## flow/run.sh

```bash
#!/bin/bash
# the make line also repeats each setting of config.mk as NAME=value (left out here)
make -C /OpenROAD-flow-scripts/flow DESIGN_CONFIG=/design/flow/config.mk WORK_HOME=/design/flow/orfs CLKGATE_MAP_FILE= finish
```

## flow/config.mk

```make
export PLATFORM = sky130hd
export DESIGN_NAME = Optimized_Wallace
export DESIGN_NICKNAME = Optimized_Wallace
export VERILOG_FILES = /design/flow/design.v
export SDC_FILE = /design/flow/constraint.sdc
export NUM_CORES = 4
export LEC_CHECK = 0
export ABC_AREA = 1
export CAP_MARGIN = 20
export CELL_PAD_IN_SITES_DETAIL_PLACEMENT = 0
export CORE_MARGIN = 2
export CORE_UTILIZATION = 72
export CTS_CLUSTER_DIAMETER = 199
export CTS_CLUSTER_SIZE = 39
export HOLD_SLACK_MARGIN = -0.07
export PLACE_DENSITY = 0.35
export SETUP_SLACK_MARGIN = 0.43
export SLEW_MARGIN = 20
```

## flow/constraint.sdc

```tcl
create_clock -name core_clock -period 1.52 [get_ports {clk}]
set_input_delay 0.3040 -clock core_clock [delete_from_list [all_inputs] [get_ports {clk}]]
set_output_delay 0.3040 -clock core_clock [all_outputs]
set_load 0.01 [all_outputs]
```

## flow/design.v

```verilog
`timescale 1ns / 1ps
module black_cell(
    input  wire g_left, p_left,
    input  wire g_right, p_right,
    output wire g_out, p_out
);
    assign g_out = g_left | (p_left & g_right);
    assign p_out = p_left & p_right;
endmodule
module gray_cell(
    input  wire g_left, p_left,
    input  wire g_right,
    output wire g_out
);
    assign g_out = g_left | (p_left & g_right);
endmodule
module han_carlson_32(
    input  wire [31:0] a,
    input  wire [31:0] b,
    output wire [31:0] s,
    output wire        ca
);
    wire [31:0] g0, p0;
    assign g0 = a & b;
    assign p0 = a ^ b;
    wire [31:0] gg1, pp1;
    wire [31:0] gg2, pp2;
    wire [31:0] gg3, pp3;
    wire [31:0] gg4, pp4;
    wire [31:0] gg5, pp5;
    genvar i;
    generate
        for (i = 0; i < 32; i = i + 1) begin : STAGE1
            if (i >= 1) begin
                assign gg1[i] = g0[i] | (p0[i] & g0[i-1]);
                assign pp1[i] = p0[i] & p0[i-1];
            end else begin
                assign gg1[i] = g0[i];
                assign pp1[i] = p0[i];
            end
        end
    endgenerate
    generate
        for (i = 0; i < 32; i = i + 1) begin : STAGE2
            if (i >= 2) begin
                assign gg2[i] = gg1[i] | (pp1[i] & gg1[i-2]);
                assign pp2[i] = pp1[i] & pp1[i-2];
            end else begin
                assign gg2[i] = gg1[i];
                assign pp2[i] = pp1[i];
            end
        end
    endgenerate
    generate
        for (i = 0; i < 32; i = i + 1) begin : STAGE3
            if (i >= 4) begin
                assign gg3[i] = gg2[i] | (pp2[i] & gg2[i-4]);
                assign pp3[i] = pp2[i] & pp2[i-4];
            end else begin
                assign gg3[i] = gg2[i];
                assign pp3[i] = pp2[i];
            end
        end
    endgenerate
    generate
        for (i = 0; i < 32; i = i + 1) begin : STAGE4
            if (i >= 8) begin
                assign gg4[i] = gg3[i] | (pp3[i] & gg3[i-8]);
                assign pp4[i] = pp3[i] & pp3[i-8];
            end else begin
                assign gg4[i] = gg3[i];
                assign pp4[i] = pp3[i];
            end
        end
    endgenerate
    generate
        for (i = 0; i < 32; i = i + 1) begin : STAGE5
            if (i >= 16) begin
                assign gg5[i] = gg4[i] | (pp4[i] & gg4[i-16]);
                assign pp5[i] = pp4[i] & pp4[i-16];
            end else begin
                assign gg5[i] = gg4[i];
                assign pp5[i] = pp4[i];
            end
        end
    endgenerate
    wire [31:0] c;
    assign c[0] = 1'b0;
    generate
        for (i = 1; i < 32; i = i + 1) begin : CARRY_ASSIGN
            assign c[i] = gg5[i-1];
        end
    endgenerate
    assign ca = gg5[31];
    assign s = p0 ^ c;
endmodule
module full_adder(
    input a, b, c,
    output s, ca
);
    assign s  = a ^ b ^ c;
    assign ca = (a & b) | (b & c) | (c & a);
endmodule
module compressor_7to3(
    input  [31:0] a1, a2, a3, a4, a5, a6, a7,
    output [31:0] s,
    output [31:0] c1,   
    output [31:0] c2    
);
    genvar j;
    generate
        for (j = 0; j < 32; j = j + 1) begin
            wire s1, s2, s3, s4, d1, d2, d3, d4;
            full_adder f1 (.a(a1[j]), .b(a2[j]), .c(a3[j]), .s(s1), .ca(d1));
            full_adder f2 (.a(a4[j]), .b(a5[j]), .c(a6[j]), .s(s2), .ca(d2));
            full_adder f3 (.a(s1),   .b(s2),   .c(a7[j]),  .s(s3), .ca(d3));
            full_adder f4 (.a(d1),   .b(d2),   .c(d3),    .s(s4), .ca(d4));
            assign s[j]  = s3;
            assign c1[j] = s4;  
            assign c2[j] = d4;  
        end
    endgenerate
endmodule
module csa(
    input  [31:0] a, b, c,
    output [31:0] s,
    output [31:0] ca 
);
    assign s  = a ^ b ^ c;
    assign ca = ((a & b) | (b & c) | (c & a)) << 1;
endmodule
module Optimized_Wallace(
    input clk, rst,
    input [15:0] A, B,
    output reg [31:0] PRODUCT
);
    genvar i, j;
    wire [31:0] pp [0:15];
    generate
        for (i = 0; i < 16; i = i + 1) begin
            for (j = 0; j < 32; j = j + 1) begin
                if ((j >= i) && (j < i + 16))
                    assign pp[i][j] = A[j - i] & B[i];
                else
                    assign pp[i][j] = 1'b0;
            end
        end
    endgenerate
    wire [31:0] s0, s1_1, c0, c1, c0_2, c1_2, b0, b1, b0_2, b1_2;
     compressor_7to3 u1 (.a1(pp[0]), .a2(pp[1]), .a3(pp[2]), .a4(pp[3]), .a5(pp[4]), .a6(pp[5]), .a7(pp[6]), .s(s0), .c1(b0), .c2(b0_2));
     compressor_7to3 u2 (.a1(pp[7]), .a2(pp[8]), .a3(pp[9]), .a4(pp[10]), .a5(pp[11]), .a6(pp[12]), .a7(pp[13]), .s(s1_1), .c1(b1), .c2(b1_2));
   assign c0   = b0<<1;      
   assign c1   = b1<<1;      
   assign c0_2 = b0_2<<2;    
   assign c1_2 = b1_2<<2;   
    reg [31:0] r_s0, r_s1, r_c0, r_c1, r_c02, r_c12, r_pp14, r_pp15;
    always @(posedge clk or posedge rst) begin
        if (rst) begin
            r_s0 <= 0; r_s1 <= 0;
            r_c0 <= 0; r_c1 <= 0;
            r_c02 <= 0; r_c12 <= 0;
            r_pp14 <= 0; r_pp15 <= 0;
        end 
        else begin
            r_s0 <= s0; r_s1 <= s1_1;
            r_c0 <= c0; r_c1 <= c1;
            r_c02 <= c0_2; r_c12 <= c1_2;
            r_pp14 <= pp[14]; r_pp15 <= pp[15];
        end
    end
    wire [31:0] sum2, c1_s2, c2_s2, ca1, ca2;
    compressor_7to3 p1 (.a1(r_s0), .a2(r_s1), .a3(r_c0), .a4(r_c1), .a5(r_c02), .a6(r_c12), .a7(r_pp14), .s(sum2), .c1(c1_s2), .c2(c2_s2));
    assign ca1 = c1_s2<<1;     
    assign ca2 = c2_s2<<2;     
    reg [31:0] rsum2, rca1, rca2, rlt;
    always @(posedge clk or posedge rst) begin
        if (rst) begin
            rsum2 <= 0;
            rca1 <= 0;
            rca2 <= 0;
            rlt <= 0;
        end
        else begin
            rsum2 <= sum2;
            rca1 <= ca1;
            rca2 <= ca2;
            rlt <= r_pp15;
        end
    end
    wire [31:0] ps1, pca1, s, ca;
    csa q1 (.a(rsum2), .b(rca1), .c(rca2), .s(ps1), .ca(pca1));
    csa q2 (.a(rlt), .b(ps1), .c(pca1), .s(s), .ca(ca));
    reg [31:0] rsum, rcarry;
    always @(posedge clk or posedge rst) begin
        if (rst) begin
            rsum <= 0;
            rcarry <= 0;
        end 
        else begin
            rsum <= s;
            rcarry <= ca;
        end
    end
    wire [31:0] sum;
    wire carry;
    han_carlson_32 p2 (.a(rsum), .b(rcarry), .s(sum), .ca(carry));
    always @(posedge clk or posedge rst) begin
        if (rst)
            PRODUCT <= 0;
        else
            PRODUCT <= sum;
    end
endmodule
```

==> results of run 1 <==
routing by layer:
layer	GRT overflow	global-route usage
met5	1	0.347
met4	465	1.11
met3	12	0.736
met2	1463	1.27
met1	10	0.894
through the flow:
step / hold WS (ps) / cells / area, µm²
2_1_floorplan: 331 / 1746 / 20000
3_3_place_gp: 331 / 2186 / 21200
3_5_place_dp: 335 / 2186 / 21200
4_1_cts: 206 / 2284 / 23900
timing repair:
action,CTS
hold buffers,0
gates cloned,23
endpoints found under the setup margin,285
pin swaps,249
resized,756
setup buffers,61
==> flow_metrics.tcl, run 1 <==
# collected from the flow reports
set metrics [dict create \
    core_um2 25000 \
    largest_area_cell "dfrtp_1" \
    ys_sh_mux 0 \
    yosysWarnings 1 \
    netlist_top_cells_count "496 x inv_1, 421 x nand2_1, 337 x dfrtp_1" \
    cts.sinks 337 \
    synth.avg_cell_area_um2 10.4 \
    ys_seq_share 0.463 \
    gr-total-overflow 1951 \
    die_w_um 163 \
    globalplace.congestion 0.865 \
    syn_nets 2087 \
    firstError "[ERROR GRT-0232] Routing congestion too high. Check the congestion heatmap in the GUI." \
    die_y_um 163 \
    synth-edff-count 0 \
    fp_util 0.728 \
    dp_hpwl_um 31000 \
    lastStage "5_1_grt" \
    ys_cells 1746 \
    ys_sh_adder 0.294 \
    floorplan.rows 58 \
    ys_top_logic_family "adder cells" \
    simple_gate_area_frac 0.116 \
    synth_top_flop_cell "dfrtp_1" \
    status "aborted with a tool error" \
    async_flop_share 1.00 \
    track_usage 0.982 \
    clockBufferDepth 3 \
    synth.distinct_cells 22 \
    io_buffers 65 \
    synth-compound-area-share 0.00460 \
    pre_cts_ws_ps -1150 \
    ioPinCount 66 \
    area_leaders "dfrtp_1 46%, fa_1 22%, inv_1 10%" \
    cts-root-buf "clkbuf_16" \
    xor_share 0.00673 \
    yosys_area_um2 18200 \
    htreeDepth 1 \
    numCtsBuffers 12 \
    netlist_area_um2 18200 \
    syn_inst 1746 \
    dieArea_um2 26600 \
    most_common_cell "inv_1" \
    numSynthFlops 337 \
    synth.top_cell.area_share 0.463 \
]
==> inputs of run 2 (changes only) <==
Settings changed: CAP_MARGIN 20 to 0, CELL_PAD_IN_SITES_DETAIL_PLACEMENT 0 to unset, CORE_UTILIZATION 72 to 71, CTS_CLUSTER_DIAMETER 199 to 363, CTS_CLUSTER_SIZE 39 to unset, HOLD_SLACK_MARGIN -0.07 to unset, PLACE_DENSITY 0.35 to 0.78, SETUP_SLACK_MARGIN 0.43 to -0.12.
Clock period 1.52 ns to 1.73 ns, I/O delays scaled along.
==> run 2 against run 1 <==
  * Synthesized cell count did not move
  * Area after synthesis stayed put
  * Die size is 1.4% higher
  * Now fails the layout checks on negative setup slack
==> flow_metrics.tcl, run 2 <==
# flow metrics
set metrics [dict create \
    crit_cells 5 \
    yosysWarnings 1 \
    dp_hpwl_um 28200 \
    crit_chain "fa_1 -> inv_2 -> fa_2 -> inv_2 -> fa_1" \
    drv_cap 0 \
    cp.required_ps 2120 \
    xor_share 0.00673 \
    rsz0062_at_grt "yes" \
    largest_area_cell "dfrtp_1" \
    power_mw 32.0 \
    die_y_um 164 \
    numSynthFlops 337 \
    cts_tree "yes" \
    ys_sh_mux 0 \
    routed_via_density 5.67 \
    synth.avg_cell_area_um2 10.4 \
    post-route-min-period_ps 2040 \
    hold_viol_final 0 \
    start_kind "register" \
    clk-power_mw 8.08 \
    synth.distinct_cells 22 \
    postCtsHoldBufs 0 \
    critical-path-max-stage-delay_ps 570 \
    crit_path_end_kind "register" \
    antenna_found_initial 2 \
    cp_top_family "adder cells" \
    dieArea_um2 27000 \
    ioPinCount 66 \
    combinationalPower_mw 12.7 \
    syn_inst 1746 \
    ys_sh_adder 0.294 \
    violations "negative setup slack" \
    crit_path_max_fanout 1 \
    crit_path_top_delay_cell "fa_1" \
    p_per_area_nw_per_um2 1450 \
    cp.arrival_ps 2430 \
    wire_per_inst_um 22.9 \
    ys_cells 1746 \
    crit-reg2reg-capture "q1.b[22]" \
    gr-total-overflow 0 \
    globalplace.congestion 0.847 \
    netlist_top_cells_count "496 x inv_1, 421 x nand2_1, 337 x dfrtp_1" \
    p_switching_mw 11.9 \
    simple_gate_area_frac 0.116 \
    period_used_share 1.18 \
    fin_skew_ps 12.8 \
    warnings 37 \
    yosys_area_um2 18200 \
    track_usage 0.413 \
    cts-root-buf "clkbuf_16" \
    p_sw_frac 0.372 \
    slew-limit-headroom 0.705 \
    crit_start "p1.a5[21]" \
    status "finished with violations" \
    clockBufferDepth 3 \
    area_leaders "dfrtp_1 46%, fa_1 22%, inv_1 10%" \
    min_delay_worst_endpoint "r_s0[1]" \
    cts.sinks 337 \
    wl_um 51700 \
    diodes 0 \
    whs_path_depth 4 \
    syn_nets 2087 \
    drtAntennaViolNets 0 \
    power_leader "combinational cells" \
    insertion_delay_ps 520 \
    dp.cells 2164 \
    fin_cells 2259 \
    setup_viol 62 \
    max_freq_ghz 0.491 \
    grt_first_pass_wirelength_um 80800 \
    worstMarginPinSlew_ps 442 \
    netlist_area_um2 18200 \
    cp-endpoint "q1.b[22]" \
    area_growth_pct 21.2 \
    numCtsBuffers 35 \
    synth-edff-count 0 \
    drv_slew 0 \
    finalNetCount 2243 \
    min_from "B[1]" \
    detail_route.iter0.violations 1364 \
    clk_pin_slew_ps 70 \
    worstHoldPathType "in -> reg" \
    async_flop_share 1.00 \
    htreeDepth 2 \
    seq-power_mw 11.2 \
    p_leak_nw 12.8 \
    synth-compound-area-share 0.00460 \
    crit_type "reg -> reg" \
    ys_seq_share 0.463 \
    internal_power_mw 20.1 \
    most_common_cell "inv_1" \
    r2r-start "p1.a5[21]" \
    worst_slack_ps -307 \
    fp_util 0.724 \
    floorplan.rows 58 \
    drcViolationCount 0 \
    ys_top_logic_family "adder cells" \
    core_um2 25200 \
    synth.top_cell.area_share 0.463 \
    pwr-share-comb 0.398 \
    setup_tns_ps -5880 \
    vdd_drop_max_mv 1.25 \
    reg2reg_setup_slack_ps -310 \
    grt_max_degree 62 \
    num_vias 12800 \
    rr_worst_depth 5 \
    drt-pass1-iter-count 6 \
    synth_top_flop_cell "dfrtp_1" \
    p_clk_frac 0.253 \
    grt_pass1_vias 14600 \
    die_w_um 164 \
    io_buffers 65 \
    p_seq_frac 0.349 \
    crit_buf_inv 2 \
]
run 2: through the flow:
step	utilization	instance area, µm²	worst slack, ps	hold slack [ps]
detailed placement	0.806	20300	-976	335
floorplan	-	19200	-3120	331
finish	0.878	22100	-307	235
CTS	0.883	22200	-252	254
global placement	0.806	20300	-905	332
global route	0.878	22100	-306	236
run 2: cell type report:
| type | instances | area [µm²] |
|---|---|---|
| repair buffers | 183 | 2060 |
| well taps | 330 | 413 |
| multi-input cells | 847 | 8100 |
| flip-flops and latches | 337 | 8430 |
| clock buffers | 47 | 1000 |
| inverters | 498 | 1870 |
| clock inverters | 17 | 221 |
| fillers | 1046 | 3080 |
run 2: metal layers:
| layer | GRT usage | part of all wire | up-vias |
|---|---|---|---|
| met3 | 0.0932 | 0.099 | 394 |
| met4 | 0.255 | 0.083 | 4 |
| met2 | 0.683 | 0.49 | 946 |
| met5 | 0 | 0.00054 | - |
| met1 | 0.497 | 0.33 | 6248 |
| li1 | - | - | 5207 |
run 2: timing repair:
action | in CTS | in global routing
pin swaps | 28 | 66
gates resized | 135 | 179
endpoints found under the setup margin | 76 | 49
gates cloned | 19 | 0
setup buffers | 29 | 5
==> inputs of run 3 (changes only) <==
Settings changed: CAP_MARGIN 0 to 20, CORE_UTILIZATION 71 to 64, CTS_CLUSTER_DIAMETER 363 to unset, CTS_CLUSTER_SIZE set to 100, PLACE_DENSITY 0.78 to unset, SETUP_SLACK_MARGIN -0.12 to unset.
Clock period 1.73 ns to 1.52 ns, I/O delays scaled along.
==> run 3 against run 2 <==
  * Still fails the layout checks on negative setup slack
  * Critical path depth grew 4
  * Via count grew 2.5%
  * Clock power grew 11%
  * Critical path type is now in -> reg
  * Critical endpoint is now p1.a3[11]
  * Highest routed layer is now met4
==> flow_metrics.tcl, run 3 <==
# flow metrics
set metrics [dict create \
    status "finished with violations" \
    violations "negative setup slack" \
    finalNetCount 2325 \
    area_growth_pct 35.2 \
    period_used_share 1.38 \
    drv_cap 0 \
    r2r-start "p1.a4[19]" \
    diodes 0 \
    start_kind "primary input" \
    insertion_delay_ps 530 \
    p_seq_frac 0.330 \
    max_freq_ghz 0.478 \
    cp_top_family "adder cells" \
    simple_gate_area_frac 0.116 \
    rsz0062_at_grt "yes" \
    cts-root-buf "clkbuf_16" \
    gr-total-overflow 0 \
    ys_sh_adder 0.294 \
    crit_path_end_kind "register" \
    drcViolationCount 0 \
    ys_cells 1746 \
    worstHoldPathType "in -> async" \
    vdd_drop_max_mv 1.01 \
    power_leader "combinational cells" \
    crit_type "in -> reg" \
    yosysWarnings 1 \
    die_w_um 173 \
    antenna_found_initial 1 \
    worstMarginPinSlew_ps 504 \
    ys_sh_mux 0 \
    post-route-min-period_ps 2090 \
    crit-reg2reg-capture "q1.b[20]" \
    wl_um 55900 \
    num_vias 13100 \
    floorplan.rows 61 \
    p_switching_mw 14.6 \
    most_common_cell "inv_1" \
    drv_slew 0 \
    ys_top_logic_family "adder cells" \
    cp-endpoint "p1.a3[11]" \
    crit_path_max_fanout 6 \
    reg2reg_setup_slack_ps -530 \
    design_area_um2 24600 \
    syn_inst 1746 \
    critical-path-max-stage-delay_ps 540 \
    warnings 40 \
    clk-power_mw 8.96 \
    track_usage 0.352 \
    grt_pass1_vias 14500 \
    drt-pass1-iter-count 7 \
    p_clk_frac 0.229 \
    p_leak_nw 13.6 \
    dieArea_um2 29900 \
    fp_util 0.653 \
    seq-power_mw 12.9 \
    dp_hpwl_um 28200 \
    area_leaders "dfrtp_1 46%, fa_1 22%, inv_1 10%" \
    grt_first_pass_wirelength_um 79500 \
    largest_area_cell "dfrtp_1" \
    synth.top_cell.area_share 0.463 \
    synth_top_flop_cell "dfrtp_1" \
    pwr-share-comb 0.441 \
    async_flop_share 1.00 \
    yosys_area_um2 18200 \
    core_um2 27900 \
    crit_chain "buf_12 -> buf_16 -> nand2_1 -> inv_1 -> fa_1 -> inv_2 -> fa_2 -> inv_2 -> fa_2" \
    globalplace.congestion 0.876 \
    cp.required_ps 1910 \
    detail_route.iter0.violations 1211 \
    internal_power_mw 24.5 \
    post-route-util 0.882 \
    crit_path_top_delay_cell "fa_1" \
    grt_max_degree 93 \
    crit_start "B[4]" \
    slew-limit-headroom 0.664 \
    synth.avg_cell_area_um2 10.4 \
    cp.arrival_ps 2490 \
    die_y_um 173 \
    numSynthFlops 337 \
    p_sw_frac 0.373 \
    synth-edff-count 0 \
    cts.sinks 337 \
    crit_cells 9 \
    io_buffers 65 \
    placed_cell_area_um2 20900 \
    hold_viol_final 0 \
    wire_per_inst_um 23.4 \
    ioPinCount 66 \
    syn_nets 2087 \
    netlist_area_um2 18200 \
    hold_slack_ps 249 \
    crit_buf_inv 5 \
    p_per_area_nw_per_um2 1590 \
    rr_worst_depth 5 \
    fin_skew_ps 22.9 \
    postCtsHoldBufs 0 \
    numCtsBuffers 36 \
    cts_tree "yes" \
    synth-compound-area-share 0.00460 \
    setup_viol 99 \
    clockBufferDepth 3 \
    htreeDepth 2 \
    routed_via_density 5.49 \
    synth.distinct_cells 22 \
    combinationalPower_mw 17.2 \
    netlist_top_cells_count "496 x inv_1, 421 x nand2_1, 337 x dfrtp_1" \
    worst_slack_ps -573 \
    ys_seq_share 0.463 \
    drtAntennaViolNets 0 \
    clk_pin_slew_ps 70 \
    xor_share 0.00673 \
]
-- run 3: metal layers --
layer	track usage	up-vias	wire length [µm]
li1	-	5390	-
met3	0.0761	362	5410
met4	0.183	0	4550
met1	0.428	6494	19100
met2	0.597	879	26800
met5	0	-	0
-- run 3: final cells by class --
type,instances,area [µm²]
Multi-Input combinational cell,847,9320
Sequential cell,337,8430
Timing Repair Buffer,264,3330
Fill cell,1133,3290
Inverter,498,1880
Clock buffer,48,1020
Tap cell,378,473
Clock inverter,17,183
-- run 3: per-stage QoR --
stage	worst slack, ps	TNS, ps	power [mW]	cells
2_1_floorplan	-3290	-1149030	21.2	1746
3_3_place_gp	-1080	-93210	25.7	2246
3_5_place_dp	-1120	-98240	26.5	2246
4_1_cts	-460	-12980	37.4	2377
5_1_grt	-529	-20980	41.3	2389
6_report	-573	-18310	39.1	2389
-- run 3: timing repair --
item | CTS | global route
setup buffers | 48 | 19
endpoints found under the setup margin | 202 | 128
resized | 463 | 235
gates cloned | 22 | 0
pin swaps | 172 | 152
==> inputs of run 4 (changes only) <==
Settings changed: CAP_MARGIN 20 to 0, CORE_UTILIZATION 64 to 72, CTS_CLUSTER_DIAMETER set to 224, CTS_CLUSTER_SIZE 100 to 75, GPL_ROUTABILITY_DRIVEN set to 0, PLACE_DENSITY_LB_ADDON set to 0.01, SETUP_SLACK_MARGIN set to 0.45, SLEW_MARGIN 20 to 5.
Clock period 1.52 ns to 1.53 ns, I/O delays scaled along.
==> run 4 against run 3 <==
  * The flow now stops in 5_1_grt
  * Die size shrank 11%
  * Synthesized cell count is the same
  * Area after synthesis is the same
==> flow_metrics.tcl, run 4 <==
# collected from the flow reports
set metrics [dict create \
    status "aborted with a tool error" \
    lastStage "5_1_grt" \
    firstError "[ERROR DPL-0038] Utilization greater than 100%, impossible to legalize" \
    xor_share 0.00673 \
    cts-root-buf "clkbuf_16" \
    synth.distinct_cells 22 \
    clockBufferDepth 3 \
    floorplan.rows 58 \
    die_w_um 163 \
    numCtsBuffers 8 \
    synth-edff-count 0 \
    dieArea_um2 26600 \
    io_buffers 65 \
    netlist_area_um2 18200 \
    ioPinCount 66 \
    numSynthFlops 337 \
    netlist_top_cells_count "496 x inv_1, 421 x nand2_1, 337 x dfrtp_1" \
    pre_cts_ws_ps -1130 \
    simple_gate_area_frac 0.116 \
    synth-compound-area-share 0.00460 \
    htreeDepth 1 \
    syn_nets 2087 \
    postCtsHoldBufs 0 \
    yosys_area_um2 18200 \
    largest_area_cell "dfrtp_1" \
    dp.cells 2177 \
    ys_seq_share 0.463 \
    ys_sh_adder 0.294 \
    async_flop_share 1.00 \
    fp_util 0.728 \
    synth_top_flop_cell "dfrtp_1" \
    area_leaders "dfrtp_1 46%, fa_1 22%, inv_1 10%" \
    ys_sh_mux 0 \
    ys_top_logic_family "adder cells" \
    most_common_cell "inv_1" \
    ys_cells 1746 \
    dp_hpwl_um 30500 \
    cts.sinks 337 \
    die_y_um 163 \
    synth.avg_cell_area_um2 10.4 \
    core_um2 25000 \
    synth.top_cell.area_share 0.463 \
    yosysWarnings 1 \
    syn_inst 1746 \
]
run 4: what timing repair did:
item	CTS
resized	730
setup endpoints to repair	286
setup buffers	66
pin swaps	244
gates cloned	22
run 4: stage by stage:
stage	power, mW	TNS [ps]	utilization	area [µm²]
after CTS	32.8	-12080	0.946	23700
after detailed placement	27.4	-97900	0.845	21200
after floorplan	22.3	-1145540	-	20000
after global placement	26.0	-90470	0.845	21200
==> inputs of run 5 (changes only) <==
Settings changed: CAP_MARGIN 0 to 20, CORE_UTILIZATION 72 to 70, CTS_CLUSTER_DIAMETER 224 to unset, CTS_CLUSTER_SIZE 75 to unset, GPL_ROUTABILITY_DRIVEN 0 to unset, PLACE_DENSITY_LB_ADDON 0.01 to unset, SETUP_SLACK_MARGIN 0.45 to unset, SLEW_MARGIN 5 to 20.
Clock period 1.53 ns to 1.87 ns, I/O delays scaled along.
==> run 5 against run 4 <==
  * Die size grew 2.8%
  * Now fails the layout checks on negative setup slack
  * Area after synthesis unchanged
  * Synthesized cell count unchanged
==> flow_metrics.tcl, run 5 <==
# flow metrics
set metrics [dict create \
    netlist_top_cells_count "496 x inv_1, 421 x nand2_1, 337 x dfrtp_1" \
    ys_sh_adder 0.294 \
    yosysWarnings 1 \
    track_usage 0.381 \
    routed_via_density 5.87 \
    crit_path_end_kind "register" \
    reg2reg_setup_slack_ps -340 \
    netlist_area_um2 18200 \
    rsz0062_at_grt "yes" \
    htreeDepth 2 \
    cts-root-buf "clkbuf_16" \
    seq-power_mw 10.3 \
    p_sw_frac 0.376 \
    drv_cap 0 \
    warnings 39 \
    simple_gate_area_frac 0.116 \
    placed_cell_area_um2 20200 \
    synth-compound-area-share 0.00460 \
    cp_top_family "adder cells" \
    crit_buf_inv 2 \
    hold_viol_final 0 \
    globalplace.congestion 0.865 \
    synth.distinct_cells 22 \
    pre_cts_ws_ps -850 \
    drt-pass1-iter-count 6 \
    drtAntennaViolNets 0 \
    crit_path_top_delay_cell "fa_1" \
    r2r-start "p1.a5[15]" \
    synth-edff-count 0 \
    cts_tree "yes" \
    cts.sinks 337 \
    crit_path_max_fanout 1 \
    ys_top_logic_family "adder cells" \
    grt_first_pass_wirelength_um 75300 \
    design_area_um2 22600 \
    clockBufferDepth 3 \
    die_w_um 165 \
    p_per_area_nw_per_um2 1320 \
    xor_share 0.00673 \
    synth.avg_cell_area_um2 10.4 \
    period_used_share 1.18 \
    fin_skew_ps 22.1 \
    yosys_area_um2 18200 \
    cp.arrival_ps 2580 \
    grt_pass1_vias 13600 \
    p_clk_frac 0.249 \
    crit-reg2reg-capture "q1.b[16]" \
    setup_tns_ps -3580 \
    worstMarginPinSlew_ps 459 \
    crit_start "p1.a5[15]" \
    wl_um 59000 \
    status "finished with violations" \
    max_freq_ghz 0.452 \
    clk_pin_slew_ps 70 \
    synth_top_flop_cell "dfrtp_1" \
    ys_seq_share 0.463 \
    syn_nets 2087 \
    synth.top_cell.area_share 0.463 \
    drv_slew 0 \
    largest_area_cell "dfrtp_1" \
    wire_per_inst_um 25.8 \
    crit_chain "fa_1 -> inv_2 -> fa_2 -> inv_2 -> fa_1" \
    most_common_cell "inv_1" \
    num_vias 13400 \
    p_leak_nw 13.0 \
    core_um2 25800 \
    internal_power_mw 18.6 \
    rr_worst_depth 5 \
    floorplan.rows 59 \
    area_growth_pct 24.0 \
    critical-path-max-stage-delay_ps 640 \
    power_leader "combinational cells" \
    postCtsHoldBufs 0 \
    ys_cells 1746 \
    vdd_drop_max_mv 1.11 \
    grt_max_degree 88 \
    setup_viol 38 \
    clk-power_mw 7.42 \
    area_leaders "dfrtp_1 46%, fa_1 22%, inv_1 10%" \
    p_switching_mw 11.2 \
    crit_cells 5 \
    detail_route.iter0.violations 1849 \
    combinationalPower_mw 12.1 \
    p_seq_frac 0.346 \
    dp_hpwl_um 27700 \
    antenna_found_initial 4 \
    fp_util 0.706 \
    start_kind "register" \
    crit_type "reg -> reg" \
    numCtsBuffers 35 \
    worstHoldPathType "in -> async" \
    ioPinCount 66 \
    die_y_um 165 \
    async_flop_share 1.00 \
    finalNetCount 2258 \
    cp.required_ps 2240 \
    slew-limit-headroom 0.694 \
    dieArea_um2 27300 \
    io_buffers 65 \
    drcViolationCount 0 \
    numSynthFlops 337 \
    post-route-min-period_ps 2210 \
    ys_sh_mux 0 \
    worst_slack_ps -341 \
    cp-endpoint "q1.b[16]" \
    gr-total-overflow 0 \
    insertion_delay_ps 530 \
    violations "negative setup slack" \
    pwr-share-comb 0.405 \
    syn_inst 1746 \
]
## run 5: layout make-up
cell class,instances,area (µm²)
Sequential cell,337,8430
Multi-Input combinational cell,847,8150
Fill cell,1077,3220
Timing Repair Buffer,198,2500
Inverter,498,1890
Clock buffer,51,1070
Tap cell,335,419
Clock inverter,12,151
Antenna cell,3,7.51
## run 5: per-stage QoR
step | utilization | std cells | hold slack (ps) | power (mW)
floorplan | - | 1746 | 331 | 17.1
global placement | 0.784 | 2161 | 331 | 19.9
detailed placement | 0.784 | 2161 | 335 | 20.5
CTS | 0.859 | 2270 | 300 | 28.5
global route | 0.875 | 2278 | 333 | 31.4
finish | 0.875 | 2281 | 308 | 29.8
## run 5: repair_timing
item / 4_1_cts / 5_1_grt
gates resized: 178 / 196
endpoints found under the setup margin: 81 / 44
pin swaps: 62 / 66
cloned: 19 / 0
setup buffers: 27 / 10
## run 5: layer usage
| metal | up-vias | part of all wire | track usage |
|---|---|---|---|
| li1 | 5245 | - | - |
| met1 | 6411 | 0.31 | 0.457 |
| met2 | 1181 | 0.46 | 0.625 |
| met3 | 545 | 0.12 | 0.100 |
| met4 | 6 | 0.10 | 0.231 |
| met5 | - | 0.0015 | 0 |
==> inputs of run 6 (changes only) <==
Settings changed: ABC_AREA 1 to unset, CELL_PAD_IN_SITES_DETAIL_PLACEMENT set to 0, CORE_UTILIZATION 70 to 34, HOLD_SLACK_MARGIN set to -0.07, PLACE_DENSITY_LB_ADDON set to 0.17.
Clock period 1.87 ns to 1.83 ns, I/O delays scaled along.
==> run 6 against run 5 <==
  * The layout still fails its checks (negative setup slack)
  * Clock power rose by 3.2%
  * Final area is 0.27% lower
  * Utilization down 42 points
  * Die size is 92% higher
  * Clock-buffer cell count rose by 4
  * Maximum frequency fell by 9.0%
  * Sequential cell count is the same
  * Sequential power about the same
  * Routed wire length is 34% lower
  * Highest routed layer is now met4
==> flow_metrics.tcl, run 6 <==
# flow metrics
set metrics [dict create \
    status "finished with violations" \
    violations "negative setup slack" \
    core_um2 50100 \
    fin_cells 2270 \
    drv_cap 0 \
    synth.avg_cell_area_um2 13.2 \
    hold_viol_final 0 \
    drtAntennaViolNets 0 \
    crit_path_max_fanout 4 \
    pre_cts_ws_ps -945 \
    period_used_share 1.33 \
    p_sw_frac 0.326 \
    combinationalPower_mw 11.5 \
    start_kind "register" \
    synth-edff-count 0 \
    vdd_drop_max_mv 0.728 \
    post-route-min-period_ps 2430 \
    area_growth_pct 31.1 \
    numCtsBuffers 38 \
    globalplace.congestion 0.816 \
    area_leaders "dfrtp_1 49%, fa_1 24%, and2_1 7.6%" \
    p_per_area_nw_per_um2 1310 \
    wire_per_inst_um 17.1 \
    grt_first_pass_wirelength_um 63600 \
    simple_gate_area_frac 0.103 \
    warnings 37 \
    cp.required_ps 2250 \
    r2r-start "rsum[8]" \
    cts-root-buf "clkbuf_16" \
    crit_cells 9 \
    finalNetCount 1910 \
    cts.sinks 337 \
    crit_path_top_delay_cell "a221o_2" \
    pwr-share-comb 0.389 \
    crit_start "rsum[8]" \
    yosys_area_um2 17200 \
    cp-endpoint "PRODUCT[28]" \
    die_w_um 229 \
    setup_viol 28 \
    syn_inst 1300 \
    xor_share 0.0107 \
    p_switching_mw 9.61 \
    p_clk_frac 0.260 \
    io_buffers 65 \
    wl_um 38800 \
    crit-reg2reg-capture "PRODUCT[28]" \
    ys_sh_adder 0.312 \
    clk_pin_slew_ps 60 \
    power_leader "combinational cells" \
    reg2reg_setup_slack_ps -600 \
    async_flop_share 1.00 \
    antenna_found_initial 1 \
    crit_chain "ha_4 -> buf_6 -> a21o_1 -> a21o_1 -> o21a_2 -> a221o_2 -> a21oi_4 -> o21ai_2 -> xor2_1" \
    htreeDepth 2 \
    cp.arrival_ps 2850 \
    crit_buf_inv 1 \
    worstMarginPinSlew_ps 609 \
    most_common_cell "dfrtp_1" \
    rsz0062_at_grt "yes" \
    critical-path-max-stage-delay_ps 460 \
    track_usage 0.158 \
    fp_util 0.344 \
    cp_top_family "AND-OR/OR-AND gates" \
    dieArea_um2 52400 \
    ys_cells 1300 \
    drt-pass1-iter-count 4 \
    ys_top_logic_family "adder cells" \
    dp.cells 2151 \
    drv_slew 0 \
    synth_top_flop_cell "dfrtp_1" \
    floorplan.rows 82 \
    ys_seq_share 0.490 \
    drcViolationCount 0 \
    max_freq_ghz 0.412 \
    num_vias 9669 \
    fill_cells 4599 \
    synth-compound-area-share 0.0290 \
    syn_nets 1641 \
    gr-total-overflow 0 \
    grt_max_degree 54 \
    crit_top_cell "a21o_1" \
    synth.top_cell.area_share 0.490 \
    numSynthFlops 337 \
    grt_pass1_vias 11100 \
    p_leak_nw 11.3 \
    rr_worst_depth 9 \
    crit_path_end_kind "register" \
    routed_via_density 4.26 \
    internal_power_mw 19.9 \
    synth.distinct_cells 49 \
    p_seq_frac 0.352 \
    dp_hpwl_um 27400 \
    crit_type "reg -> reg" \
    detail_route.iter0.violations 396 \
    clk-power_mw 7.66 \
    diodes 0 \
    netlist_area_um2 17200 \
    cts_tree "yes" \
    slew-limit-headroom 0.591 \
    ioPinCount 66 \
    ys_sh_mux 0.00124 \
    largest_area_cell "dfrtp_1" \
    hold_slack_ps 233 \
    worstHoldPathType "in -> async" \
    insertion_delay_ps 540 \
    clockBufferDepth 3 \
    fin_skew_ps 20.5 \
    netlist_top_cells_count "337 x dfrtp_1, 210 x and2_1, 205 x inv_1" \
    worst_slack_ps -598 \
    yosysWarnings 1 \
    die_y_um 229 \
    seq-power_mw 10.4 \
]
run 6: per-layer routing:
metal | vias up | routed length [µm] | global-route usage
met5 | - | 0 | 0
met4 | 0 | 1010 | 0.0503
met3 | 65 | 1460 | 0.0235
met2 | 152 | 17900 | 0.250
met1 | 4975 | 18400 | 0.224
li1 | 4477 | - | -
run 6: through the flow:
step                      setup TNS (ps)  instance area (µm²)  total power [mW]   util
after floorplan                 -1034600                17900              16.8      -
after global placement            -77220                20300              21.2  0.406
after detailed placement          -78630                20300              21.4  0.406
after CTS                          -9610                22400              29.8  0.447
after global routing              -11670                22600              32.0  0.450
final                              -9420                22600              29.5  0.450
run 6: repair_timing:
| item | in CTS | in global routing |
|---|---|---|
| cloned | 19 | 0 |
| setup endpoints to repair | 113 | 65 |
| gates resized | 193 | 68 |
| buffers inserted | 25 | 9 |
| pin swaps | 70 | 88 |
| hold buffers | 0 | 0 |
run 6: cell type report:
class                           instances  area (µm²)  share of cell area
Tap cell                              672         841              0.0373
Inverter                              205         773              0.0343
Multi-Input combinational cell        722        8430               0.374
Clock buffer                           55        1080              0.0481
Clock inverter                         14         184             0.00815
Sequential cell                       337        8430               0.374
Timing Repair Buffer                  265        2800               0.124
==> inputs of run 7 (changes only) <==
Settings changed: CELL_PAD_IN_SITES_DETAIL_PLACEMENT 0 to unset, CORE_UTILIZATION 34 to 70, CTS_CLUSTER_SIZE set to 18, HOLD_SLACK_MARGIN -0.07 to unset, PLACE_DENSITY_LB_ADDON 0.17 to unset, SETUP_SLACK_MARGIN set to -0.13.
Clock period 1.83 ns to 2.12 ns, I/O delays scaled along.
==> run 7 against run 6 <==
  * The layout still fails its checks (negative setup slack)
  * Combinational power is about 20% lower
  * Clock power is 22% lower
  * Final cell count is 18% lower
  * Critical path type unchanged
  * Critical endpoint is now PRODUCT[29]
==> flow_metrics.tcl, run 7 <==
# flow metrics
set metrics [dict create \
    finalNetCount 1854 \
    die_y_um 161 \
    postCtsHoldBufs 0 \
    numSynthFlops 337 \
    crit_start "rsum[5]" \
    antenna_found_initial 1 \
    pwr-share-comb 0.379 \
    p_seq_frac 0.373 \
    ys_top_logic_family "adder cells" \
    wire_per_inst_um 19.2 \
    clk_pin_slew_ps 70 \
    drv_slew 0 \
    worstMarginPinSlew_ps 661 \
    ys_cells 1300 \
    warnings 39 \
    insertion_delay_ps 520 \
    clockBufferDepth 3 \
    dp_hpwl_um 25100 \
    async_flop_share 1.00 \
    worstHoldPathType "in -> async" \
    p_leak_nw 10.8 \
    area_leaders "dfrtp_1 49%, fa_1 24%, and2_1 7.6%" \
    ys_sh_mux 0.00124 \
    cp-endpoint "PRODUCT[29]" \
    netlist_top_cells_count "337 x dfrtp_1, 210 x and2_1, 205 x inv_1" \
    reg2reg_setup_slack_ps -170 \
    simple_gate_area_frac 0.103 \
    xor_share 0.0107 \
    seq-power_mw 9.03 \
    detail_route.iter0.violations 730 \
    max_freq_ghz 0.436 \
    cp_top_family "AND-OR/OR-AND gates" \
    ys_seq_share 0.490 \
    numCtsBuffers 35 \
    yosysWarnings 1 \
    syn_nets 1641 \
    synth-compound-area-share 0.0290 \
    slew-limit-headroom 0.558 \
    ys_sh_adder 0.312 \
    hold_viol_final 0 \
    cts-root-buf "clkbuf_16" \
    drtAntennaViolNets 0 \
    post-route-min-period_ps 2290 \
    pre_cts_ws_ps -748 \
    power_leader "combinational cells" \
    grt_max_degree 86 \
    power_mw 24.2 \
    grt_pass1_vias 11000 \
    busiest_layer "met2" \
    area_growth_pct 21.3 \
    core_um2 24200 \
    drv_cap 0 \
    ioPinCount 66 \
    io_buffers 65 \
    cts.sinks 337 \
    crit_path_end_kind "register" \
    crit_buf_inv 2 \
    num_vias 9946 \
    grtUsageMet1 0.428 \
    crit-reg2reg-capture "PRODUCT[29]" \
    crit_path_top_delay_cell "dfrtp_1" \
    vdd_drop_max_mv 0.838 \
    p_clk_frac 0.248 \
    synth.distinct_cells 49 \
    synth.top_cell.area_share 0.490 \
    synth.avg_cell_area_um2 13.2 \
    netlist_area_um2 17200 \
    period_used_share 1.08 \
    r2r-start "rsum[5]" \
    synth-edff-count 0 \
    gr-total-overflow 0 \
    violations "negative setup slack" \
    routed_via_density 5.34 \
    critical-path-max-stage-delay_ps 340 \
    p_per_area_nw_per_um2 1160 \
    rr_worst_depth 11 \
    status "finished with violations" \
    diodes 0 \
    crit_path_max_fanout 3 \
    grt.met2_usage 0.487 \
    combinationalPower_mw 9.19 \
    cp.arrival_ps 2720 \
    dieArea_um2 25800 \
    syn_inst 1300 \
    synth_top_flop_cell "dfrtp_1" \
    use_met3 0.0465 \
    grt_first_pass_wirelength_um 58400 \
    dp.cells 1782 \
    rsz0062_at_grt "yes" \
    largest_area_cell "dfrtp_1" \
    p_sw_frac 0.334 \
    wl_um 35800 \
    setup_viol 26 \
    cp.required_ps 2550 \
    most_common_cell "dfrtp_1" \
    clk-power_mw 6.00 \
    fin_skew_ps 13.3 \
    globalplace.congestion 0.817 \
    fp_util 0.709 \
    start_kind "register" \
    track_usage 0.298 \
    floorplan.rows 57 \
    fin_cells 1864 \
    crit_cells 11 \
    drt-pass1-iter-count 5 \
    internal_power_mw 16.1 \
    die_w_um 161 \
    cts_tree "yes" \
    drcViolationCount 0 \
    crit_chain "ha_2 -> inv_1 -> fa_2 -> nand2b_4 -> a21oi_4 -> a211oi_4 -> o31ai_4 -> buf_6 -> a21oi_2 -> a31oi_1 -> xnor2_1" \
    yosys_area_um2 17200 \
    p_switching_mw 8.09 \
    htreeDepth 2 \
    worst_slack_ps -173 \
    crit_type "reg -> reg" \
]
==> run 7: final cells by class <==
| cell class | instances | area, µm² |
|---|---|---|
| sequential | 337 | 8430 |
| multi-input combinational | 722 | 8050 |
| fill | 1171 | 3380 |
| timing repair buffer | 212 | 2050 |
| clock buffer | 46 | 1010 |
| inverter | 205 | 773 |
| tap | 324 | 405 |
| clock inverter | 18 | 144 |
==> run 7: what timing repair did <==
item | CTS | global route
setup endpoints to repair | 39 | 34
buffers inserted | 8 | 7
resized | 46 | 16
pin swaps | 23 | 12
cloned | 2 | 3
==> run 7: per-layer routing <==
metal / share of wire / wire [µm]
met5: 0.00031 / 11
met4: 0.026 / 926
met3: 0.046 / 1630
met2: 0.50 / 17800
met1: 0.43 / 15400
==> run 7: per-stage QoR <==
stage / setup TNS (ps) / util / instance area [µm²] / hold WS [ps]
after floorplan: -949550 / - / 17400 / 331
after global placement: -44010 / 0.800 / 19400 / 332
after detailed placement: -48690 / 0.800 / 19400 / 335
after CTS: -3230 / 0.856 / 20800 / 229
final: -1990 / 0.860 / 20900 / 231
after global routing: -4430 / 0.860 / 20900 / 258
==> inputs of run 8 (changes only) <==
Settings changed: CORE_UTILIZATION 70 to 72, CTS_CLUSTER_DIAMETER set to 355, CTS_CLUSTER_SIZE 18 to 34, SETUP_SLACK_MARGIN -0.13 to 0.11.
Clock period 2.12 ns to 0.81 ns, I/O delays scaled along.
==> run 8 against run 7 <==
  * The run now fails in 5_1_grt
  * Synthesized cell count is the same
  * Die size shrank 2.7%
  * Area after synthesis unchanged
==> flow_metrics.tcl, run 8 <==
# collected from the flow reports
set metrics [dict create \
    ys_top_logic_family "adder cells" \
    syn_nets 1641 \
    die_w_um 159 \
    async_flop_share 1.00 \
    synth.top_cell.area_share 0.490 \
    largest_area_cell "dfrtp_1" \
    xor_share 0.0107 \
    dp_hpwl_um 29100 \
    area_leaders "dfrtp_1 49%, fa_1 24%, and2_1 7.6%" \
    htreeDepth 1 \
    ys_sh_adder 0.312 \
    ys_seq_share 0.490 \
    yosys_area_um2 17200 \
    numCtsBuffers 13 \
    io_buffers 65 \
    syn_inst 1300 \
    simple_gate_area_frac 0.103 \
    synth.distinct_cells 49 \
    yosysWarnings 1 \
    postCtsHoldBufs 0 \
    clockBufferDepth 3 \
    numSynthFlops 337 \
    ioPinCount 66 \
    lastStage "5_1_grt" \
    synth-compound-area-share 0.0290 \
    die_y_um 159 \
    synth_top_flop_cell "dfrtp_1" \
    synth.avg_cell_area_um2 13.2 \
    cts-root-buf "clkbuf_16" \
    globalplace.congestion 0.859 \
    dieArea_um2 25100 \
    cts.sinks 337 \
    netlist_top_cells_count "337 x dfrtp_1, 210 x and2_1, 205 x inv_1" \
    most_common_cell "dfrtp_1" \
    firstError "[ERROR DPL-0038] Utilization greater than 100%, impossible to legalize" \
    synth-edff-count 0 \
    ys_sh_mux 0.00124 \
    floorplan.rows 56 \
    core_um2 23500 \
    fp_util 0.733 \
    status "aborted with a tool error" \
    ys_cells 1300 \
    netlist_area_um2 17200 \
]
## run 8: timing repair
action | 4_1_cts
endpoints found under the setup margin | 316
gates cloned | 17
gates resized | 562
setup buffers | 74
pin swaps | 196
## run 8: stage by stage
step | util | setup slack, ps | std cells | instance area, µm² | TNS [ps]
after floorplan | - | -3860 | 1300 | 18600 | -1476210
after CTS | 0.974 | -1460 | 1914 | 22900 | -180050
after detailed placement | 0.877 | -1780 | 1810 | 20600 | -330900
after global placement | 0.877 | -1690 | 1810 | 20600 | -320960
==> inputs of run 9 (changes only) <==
Settings changed: ABC_AREA set to 1, CELL_PAD_IN_SITES_DETAIL_PLACEMENT set to 1, CORE_UTILIZATION 72 to 20, CTS_CLUSTER_DIAMETER 355 to 178, CTS_CLUSTER_SIZE 34 to unset, HOLD_SLACK_MARGIN set to -0.07, MIN_ROUTING_LAYER set to met1, PLACE_DENSITY_LB_ADDON set to 0.17, SETUP_SLACK_MARGIN 0.11 to unset.
Clock period 0.81 ns to 1.83 ns, I/O delays scaled along.
==> run 9 against run 8 <==
  * The layout now fails its checks (negative setup slack)
  * Synthesized cell count rose by 34%
  * Die size rose to 3.7 times the previous value
  * Area after synthesis is 6.0% higher
==> flow_metrics.tcl, run 9 <==
# flow metrics
set metrics [dict create \
    crit_chain "fa_1 -> inv_2 -> fa_2 -> inv_2 -> fa_1" \
    globalplace.congestion 0.774 \
    synth.top_cell.area_share 0.463 \
    seq-power_mw 10.4 \
    cts_tree "yes" \
    cp-endpoint "q1.b[16]" \
    cp_top_family "adder cells" \
    drv_cap 0 \
    p_seq_frac 0.347 \
    worst_slack_ps -165 \
    numCtsBuffers 39 \
    rsz0062_at_grt "yes" \
    die_w_um 306 \
    detail_route.iter0.violations 336 \
    io_buffers 65 \
    syn_nets 2087 \
    numSynthFlops 337 \
    warnings 37 \
    ioPinCount 66 \
    cts-root-buf "clkbuf_16" \
    largest_area_cell "dfrtp_1" \
    placed_cell_area_um2 21600 \
    netlist_top_cells_count "496 x inv_1, 421 x nand2_1, 337 x dfrtp_1" \
    num_vias 11400 \
    combinationalPower_mw 11.4 \
    wl_um 51200 \
    max_freq_ghz 0.501 \
    worstMarginPinSlew_ps 308 \
    fin_cells 3138 \
    clk_pin_slew_ps 60 \
    gr-total-overflow 0 \
    cts.sinks 337 \
    vdd_drop_max_mv 0.516 \
    internal_power_mw 19.2 \
    r2r-start "p1.a5[15]" \
    synth_top_flop_cell "dfrtp_1" \
    pwr-share-comb 0.382 \
    synth-edff-count 0 \
    cp.arrival_ps 2410 \
    core_um2 90100 \
    clockBufferDepth 3 \
    dp.cells 3023 \
    p_leak_nw 13.2 \
    power_leader "combinational cells" \
    die_y_um 306 \
    crit_path_end_kind "register" \
    post-route-util 0.266 \
    period_used_share 1.09 \
    crit-reg2reg-capture "q1.b[16]" \
    async_flop_share 1.00 \
    drcViolationCount 0 \
    clk-power_mw 8.16 \
    p_sw_frac 0.360 \
    p_clk_frac 0.272 \
    yosys_area_um2 18200 \
    setup_viol 9 \
    area_growth_pct 31.4 \
    postCtsHoldBufs 0 \
    worstHoldPathType "in -> async" \
    antenna_found_initial 1 \
    crit_buf_inv 2 \
    routed_via_density 3.63 \
    htreeDepth 2 \
    design_area_um2 24000 \
    pre_cts_ws_ps -942 \
    fin_skew_ps 12.2 \
    finalNetCount 2279 \
    track_usage 0.113 \
    floorplan.rows 110 \
    fp_util 0.202 \
    area_leaders "dfrtp_1 46%, fa_1 22%, inv_1 10%" \
    setup_tns_ps -768 \
    start_kind "register" \
    regArea_um2 8430 \
    synth.avg_cell_area_um2 10.4 \
    synth-compound-area-share 0.00460 \
    p_switching_mw 10.8 \
    dieArea_um2 93600 \
    grt_max_degree 51 \
    status "finished with violations" \
    yosysWarnings 1 \
    diodes 0 \
    hold_viol_final 0 \
    synth.distinct_cells 22 \
    grt_first_pass_wirelength_um 80400 \
    rr_worst_depth 5 \
    grt_pass1_vias 13600 \
    xor_share 0.00673 \
    fill_cells 10100 \
    crit_path_top_delay_cell "fa_1" \
    crit_cells 5 \
    ys_cells 1746 \
    ys_sh_mux 0 \
    ys_sh_adder 0.294 \
    crit_path_max_fanout 1 \
    syn_inst 1746 \
    cp.required_ps 2250 \
    slew-limit-headroom 0.795 \
    post-route-min-period_ps 2000 \
    insertion_delay_ps 550 \
    area.combinational_um2 8190 \
    reg2reg_setup_slack_ps -170 \
    dp_hpwl_um 35700 \
    drv_slew 0 \
    ys_seq_share 0.463 \
    crit_type "reg -> reg" \
    netlist_area_um2 18200 \
    most_common_cell "inv_1" \
    drt-pass1-iter-count 4 \
    crit_start "p1.a5[15]" \
    ys_top_logic_family "adder cells" \
    p_per_area_nw_per_um2 1250 \
    violations "negative setup slack" \
    critical-path-max-stage-delay_ps 530 \
    simple_gate_area_frac 0.116 \
    wire_per_inst_um 16.3 \
    drtAntennaViolNets 0 \
]
## run 9: metal layers
layer	vias to the layer above	part of all wire	wire length [µm]	global-route usage
li1	5280	-	-	-
met1	5878	0.41	21100	0.132
met2	149	0.52	26500	0.210
met3	95	0.025	1290	0.0160
met4	2	0.042	2170	0.0419
met5	-	0.00021	11	0
## run 9: area by class of cell
cell class              instances  area share
clock inverters                16      0.0107
repair buffers                215       0.112
clock buffers                  49      0.0444
inverters                     498      0.0782
flip-flops and latches        337       0.352
multi-input cells             847       0.342
well taps                    1176      0.0614
## run 9: what timing repair did
item,in CTS,in global routing
pin swaps,24,54
setup buffers,26,2
cloned,23,0
setup endpoints to repair,112,55
gates resized,179,132
## run 9: stage by stage
step / total power, mW / hold slack, ps
after floorplan: 17.4 / 331
after global placement: 21.5 / 334
after detailed placement: 21.8 / 336
after CTS: 30.4 / 203
after global routing: 32.7 / 241
final: 30.0 / 227
==> inputs of run 10 (changes only) <==
Settings changed: ABC_AREA 1 to unset, CELL_PAD_IN_SITES_DETAIL_PLACEMENT 1 to unset, CORE_UTILIZATION 20 to 31, CTS_CLUSTER_DIAMETER 178 to unset, HOLD_SLACK_MARGIN -0.07 to unset, MIN_ROUTING_LAYER met1 to unset, PLACE_DENSITY_LB_ADDON 0.17 to unset.
Clock period 1.83 ns to 2.74 ns, I/O delays scaled along.
==> run 10 against run 9 <==
  * Now clean on timing, DRC and antenna
  * Final area shrank 15%
  * Clock skew shrank 2.1 ps
  * Setup slack improved by 280 ps
  * Sequential share of layout area grew 6.1 points
  * Worst hold slack better by 110 ps
  * Largest cell class unchanged
  * Critical path type unchanged
  * First-iteration DRC count grew 39%
  * Combinational power fell by 46%
==> flow_metrics.tcl, run 10 <==
# flow metrics
set metrics [dict create \
    status "complete, no violations" \
    synth-compound-area-share 0.0290 \
    xor_share 0.0107 \
    antenna_found_initial 1 \
    netlist_top_cells_count "337 x dfrtp_1, 210 x and2_1, 205 x inv_1" \
    setup_tns_ps 0 \
    ys_seq_share 0.490 \
    fin_skew_ps 10.1 \
    numCtsBuffers 31 \
    setup_viol 0 \
    cts-root-buf "clkbuf_16" \
    yosysWarnings 1 \
    drcViolationCount 0 \
    cts.sinks 337 \
    htreeDepth 1 \
    crit_buf_inv 2 \
    ys_sh_adder 0.312 \
    p_leak_nw 10.2 \
    crit-reg2reg-capture "PRODUCT[31]" \
    worstHoldPathType "in -> async" \
    ys_top_logic_family "adder cells" \
    design_area_um2 20400 \
    post-cts-setup-buffer-count 0 \
    yosys_area_um2 17200 \
    insertion_delay_ps 560 \
    floorplan.rows 86 \
    postCtsHoldBufs 0 \
    ys_sh_mux 0.00124 \
    p_clk_frac 0.247 \
    p_sw_frac 0.332 \
    drv_cap 0 \
    crit_chain "ha_1 -> inv_1 -> fa_1 -> nand2b_1 -> a21oi_1 -> a211oi_2 -> o31ai_2 -> buf_4 -> a2111oi_1 -> o21bai_1 -> xor2_1" \
    placed_cell_area_um2 19400 \
    synth.avg_cell_area_um2 13.2 \
    cp.arrival_ps 3070 \
    syn_inst 1300 \
    vdd_drop_max_mv 0.434 \
    grt_first_pass_wirelength_um 54200 \
    drtAntennaViolNets 0 \
    num_vias 9128 \
    dp_hpwl_um 25400 \
    syn_nets 1641 \
    clk_pin_slew_ps 70 \
    diodes 0 \
    post-route-util 0.371 \
    wire_per_inst_um 14.7 \
    cp_top_family "AND-OR/OR-AND gates" \
    dp.cells 2149 \
    r2r-start "rcarry[5]" \
    grt_max_degree 83 \
    rr_worst_depth 11 \
    seq-power_mw 6.92 \
    fill_cells 5217 \
    rsz0062_at_grt "no" \
    reg2reg_setup_slack_ps 120 \
    netlist_area_um2 17200 \
    synth_top_flop_cell "dfrtp_1" \
    cts_tree "yes" \
    largest_area_cell "dfrtp_1" \
    gr-total-overflow 0 \
    wl_um 32400 \
    crit_path_top_delay_cell "a2111oi_1" \
    critical-path-max-stage-delay_ps 460 \
    crit_type "reg -> reg" \
    slew-limit-headroom 0.582 \
    area_growth_pct 18.7 \
    combinationalPower_mw 6.10 \
    crit_path_max_fanout 4 \
    async_flop_share 1.00 \
    p_per_area_nw_per_um2 847 \
    hold_slack_ps 335 \
    core_um2 55000 \
    drv_slew 0 \
    fp_util 0.313 \
    crit_cells 11 \
    die_w_um 240 \
    cp-endpoint "PRODUCT[31]" \
    numSynthFlops 337 \
    drt-pass1-iter-count 4 \
    detail_route.iter0.violations 466 \
    synth-edff-count 0 \
    crit_path_end_kind "register" \
    worst_slack_ps 115 \
    globalplace.congestion 0.906 \
    track_usage 0.119 \
    start_kind "register" \
    p_switching_mw 5.74 \
    area_leaders "dfrtp_1 49%, fa_1 24%, and2_1 7.6%" \
    routed_via_density 4.14 \
    pre_cts_ws_ps -266 \
    finalNetCount 1775 \
    internal_power_mw 11.5 \
    synth.distinct_cells 49 \
    clk-power_mw 4.27 \
    ioPinCount 66 \
    io_buffers 65 \
    fin_cells 2206 \
    most_common_cell "dfrtp_1" \
    post-route-min-period_ps 2620 \
    crit_start "rcarry[5]" \
    dieArea_um2 57400 \
    cp.required_ps 3180 \
    die_y_um 240 \
    period_used_share 0.958 \
    worstMarginPinSlew_ps 624 \
    warnings 35 \
    clockBufferDepth 3 \
    ys_cells 1300 \
    power_leader "sequential cells" \
    pwr-share-comb 0.353 \
    grt_pass1_vias 10200 \
    max_freq_ghz 0.381 \
    synth.top_cell.area_share 0.490 \
    power_mw 17.3 \
    hold_viol_final 0 \
    simple_gate_area_frac 0.103 \
    p_seq_frac 0.400 \
]
==> run 10: metal layers <==
metal	wire length [µm]	GRT usage	up-vias
met1	15200	0.164	4745
met3	1040	0.0146	56
met4	926	0.0426	0
met5	0	0	-
li1	-	-	4192
met2	15300	0.194	135
==> run 10: area by class of cell <==
class / count / area, µm² / area share
flip-flops and latches: 337 / 8430 / 0.413
multi-input cells: 722 / 7860 / 0.385
repair buffers: 137 / 1400 / 0.0687
well taps: 748 / 936 / 0.0458
clock buffers: 41 / 853 / 0.0418
inverters: 205 / 773 / 0.0379
clock inverters: 16 / 166 / 0.00815
==> run 10: timing repair <==
item | in CTS | in global routing
gates cloned | 0 | 0
endpoints found under the hold margin | 0 | 0
resized | 1 | 2
endpoints found under the setup margin | 1 | 2
==> inputs of run 11 (changes only) <==
Settings changed: ABC_AREA set to 1, CELL_PAD_IN_SITES_DETAIL_PLACEMENT set to 0, CORE_UTILIZATION 31 to 72, CTS_CLUSTER_DIAMETER set to 199, CTS_CLUSTER_SIZE set to 15, HOLD_SLACK_MARGIN set to -0.07, SETUP_SLACK_MARGIN set to -0.15.
Clock period 2.74 ns to 1.52 ns, I/O delays scaled along.
==> run 11 against run 10 <==
  * Largest power group is now combinational cells
  * Sequential cell count unchanged
  * Register-to-register slack got worse by 710 ps
  * The layout now fails its checks (negative setup slack)
  * Non-clock buffer count increased by 61
  * Utilization increased by 53 points
  * Sequential power increased by 88%
  * Setup slack got worse by 710 ps
  * Clock power increased by 48%
  * Routed wire length increased by 74%
  * Critical path type unchanged
==> flow_metrics.tcl, run 11 <==
# flow metrics
set metrics [dict create \
    start_kind "register" \
    simple_gate_area_frac 0.116 \
    cts.sinks 337 \
    cp_top_family "adder cells" \
    crit_type "reg -> reg" \
    crit_chain "fa_1 -> inv_2 -> fa_2 -> inv_2 -> fa_2" \
    crit_start "p1.a6[15]" \
    syn_nets 2087 \
    worst_slack_ps -597 \
    synth_top_flop_cell "dfrtp_1" \
    cp.arrival_ps 2530 \
    synth-edff-count 0 \
    clockBufferDepth 3 \
    rsz0062_at_grt "yes" \
    rr_worst_depth 5 \
    die_y_um 163 \
    track_usage 0.445 \
    clk-power_mw 6.30 \
    min_from "B[7]" \
    fin_cells 2238 \
    num_vias 13300 \
    yosysWarnings 1 \
    setup_viol 124 \
    synth.avg_cell_area_um2 10.4 \
    p_leak_nw 12.8 \
    io_buffers 65 \
    power_leader "combinational cells" \
    ys_sh_mux 0 \
    clk_pin_slew_ps 80 \
    p_switching_mw 14.6 \
    cts_tree "yes" \
    ys_top_logic_family "adder cells" \
    violations "negative setup slack" \
    vdd_drop_max_mv 1.18 \
    ys_cells 1746 \
    ys_sh_adder 0.294 \
    grt_max_degree 59 \
    netlist_area_um2 18200 \
    drv_slew 0 \
    detail_route.iter0.violations 1614 \
    min_delay_worst_endpoint "p1.a2[7]" \
    seq-power_mw 13.0 \
    internal_power_mw 22.1 \
    combinationalPower_mw 17.4 \
    htreeDepth 1 \
    setup_tns_ps -18240 \
    die_w_um 163 \
    ioPinCount 66 \
    critical-path-max-stage-delay_ps 610 \
    area_leaders "dfrtp_1 46%, fa_1 22%, inv_1 10%" \
    cp-endpoint "q1.b[16]" \
    most_common_cell "inv_1" \
    largest_area_cell "dfrtp_1" \
    syn_inst 1746 \
    drv_cap 0 \
    drcViolationCount 0 \
    period_used_share 1.39 \
    cts-root-buf "clkbuf_16" \
    core_um2 25000 \
    max_freq_ghz 0.472 \
    synth-compound-area-share 0.00460 \
    hold_slack_ps 98.3 \
    crit_cells 5 \
    fin_skew_ps 15.7 \
    crit_path_end_kind "register" \
    xor_share 0.00673 \
    synth.distinct_cells 22 \
    cp.required_ps 1930 \
    crit_buf_inv 2 \
    yosys_area_um2 18200 \
    slew-limit-headroom 0.803 \
    grt_first_pass_wirelength_um 85800 \
    worstMarginPinSlew_ps 296 \
    crit-reg2reg-capture "q1.b[16]" \
    crit_path_max_fanout 1 \
    post-route-min-period_ps 2120 \
    gr-total-overflow 0 \
    synth.top_cell.area_share 0.463 \
    wl_um 56500 \
    ys_seq_share 0.463 \
    reg2reg_setup_slack_ps -600 \
    grt_pass1_vias 15000 \
    insertion_delay_ps 550 \
    numSynthFlops 337 \
    dp.cells 2196 \
    hold_viol_final 0 \
    fp_util 0.728 \
    diodes 0 \
    wire_per_inst_um 25.2 \
    routed_via_density 5.95 \
    p_per_area_nw_per_um2 1620 \
    dp_hpwl_um 29900 \
    whs_path_depth 3 \
    worstHoldPathType "in -> reg" \
    p_seq_frac 0.354 \
    floorplan.rows 58 \
    netlist_top_cells_count "496 x inv_1, 421 x nand2_1, 337 x dfrtp_1" \
    finalNetCount 2249 \
    p_clk_frac 0.172 \
    warnings 39 \
    dieArea_um2 26600 \
    crit_path_top_delay_cell "fa_1" \
    drt-pass1-iter-count 7 \
    status "finished with violations" \
    antenna_found_initial 0 \
    async_flop_share 1.00 \
    pwr-share-comb 0.474 \
    fill_cells 903 \
    globalplace.congestion 0.902 \
    numCtsBuffers 26 \
    drtAntennaViolNets 0 \
    r2r-start "p1.a6[15]" \
    p_sw_frac 0.398 \
    area_growth_pct 24.1 \
]
[run 11: timing repair]
item	in CTS	in global routing
pin swaps	106	116
setup buffers	40	17
setup endpoints to repair	164	82
resized	381	282
gates cloned	15	2
hold buffers	0	0
[run 11: metal layers]
layer  routed length (µm)  share of wire  track usage  vias up
met5                    0              0            0        -
met4                 4620          0.082        0.303        0
met3                 5540          0.098        0.121      446
met2                27800           0.49        0.733     1097
met1                18500           0.33        0.511     6577
li1                     -              -            -     5201
[run 11: layout make-up]
type                    count  area, µm²  share of cell area
multi-input cells         847       9060               0.400
flip-flops and latches    337       8430               0.373
repair buffers            198       2160              0.0954
inverters                 498       1880              0.0832
clock buffers              27        676              0.0299
well taps                 330        413              0.0182
clock inverters             1       8.76            0.000387
[run 11: per-stage QoR]
stage               worst slack [ps]  area, µm²  power (mW)  utilization
global route                    -600      22600        38.5        0.904
global placement               -1060      20800        25.4        0.829
detailed placement             -1130      20800        26.5        0.829
floorplan                      -3290      19300        21.0            -
CTS                             -515      22400        34.1        0.896
finish                          -597      22600        36.7        0.904
==> inputs of run 12 (changes only) <==
Settings changed: CAP_MARGIN 20 to 0, CELL_PAD_IN_SITES_DETAIL_PLACEMENT 0 to unset, CORE_UTILIZATION 72 to 70, CTS_CLUSTER_DIAMETER 199 to unset, CTS_CLUSTER_SIZE 15 to 25, HOLD_SLACK_MARGIN -0.07 to 0.29, SETUP_SLACK_MARGIN -0.15 to 0.45.
Clock period 1.52 ns to 1.55 ns, I/O delays scaled along.
==> run 12 against run 11 <==
  * The run now fails in 5_1_grt
  * Area after synthesis stayed put
  * Die size up 2.8%
  * Synthesized cell count unchanged
==> flow_metrics.tcl, run 12 <==
# collected from the flow reports
set metrics [dict create \
    synth.top_cell.area_share 0.463 \
    ys_cells 1746 \
    ys_top_logic_family "adder cells" \
    area_leaders "dfrtp_1 46%, fa_1 22%, inv_1 10%" \
    core_um2 25800 \
    syn_inst 1746 \
    die_w_um 165 \
    dp_hpwl_um 30100 \
    fp_util 0.706 \
    htreeDepth 2 \
    yosysWarnings 1 \
    async_flop_share 1.00 \
    ys_seq_share 0.463 \
    synth.avg_cell_area_um2 10.4 \
    pre_cts_ws_ps -1110 \
    ioPinCount 66 \
    dp.cells 2190 \
    synth.distinct_cells 22 \
    netlist_area_um2 18200 \
    xor_share 0.00673 \
    firstError "[ERROR DPL-0038] Utilization greater than 100%, impossible to legalize" \
    synth-edff-count 0 \
    cts.sinks 337 \
    yosys_area_um2 18200 \
    lastStage "5_1_grt" \
    numCtsBuffers 35 \
    status "aborted with a tool error" \
    ys_sh_mux 0 \
    most_common_cell "inv_1" \
    numSynthFlops 337 \
    synth_top_flop_cell "dfrtp_1" \
    ys_sh_adder 0.294 \
    clockBufferDepth 3 \
    syn_nets 2087 \
    io_buffers 65 \
    placed_cell_area_um2 21200 \
    floorplan.rows 59 \
    die_y_um 165 \
    netlist_top_cells_count "496 x inv_1, 421 x nand2_1, 337 x dfrtp_1" \
    dieArea_um2 27300 \
    cts-root-buf "clkbuf_16" \
    globalplace.congestion 0.890 \
    synth-compound-area-share 0.00460 \
    simple_gate_area_frac 0.116 \
    largest_area_cell "dfrtp_1" \
]
## run 12: what timing repair did
action,in CTS
buffers inserted,59
cloned,20
pin swaps,232
setup endpoints to repair,286
hold endpoints to repair,33
hold buffers,6
resized,703
## run 12: per-stage QoR
step / utilization / TNS [ps]
3_3_place_gp: 0.822 / -87250
4_1_cts: 0.954 / -13780
3_5_place_dp: 0.822 / -94670
2_1_floorplan: - / -1138060
Power is estimated from default activity; no workload was simulated.
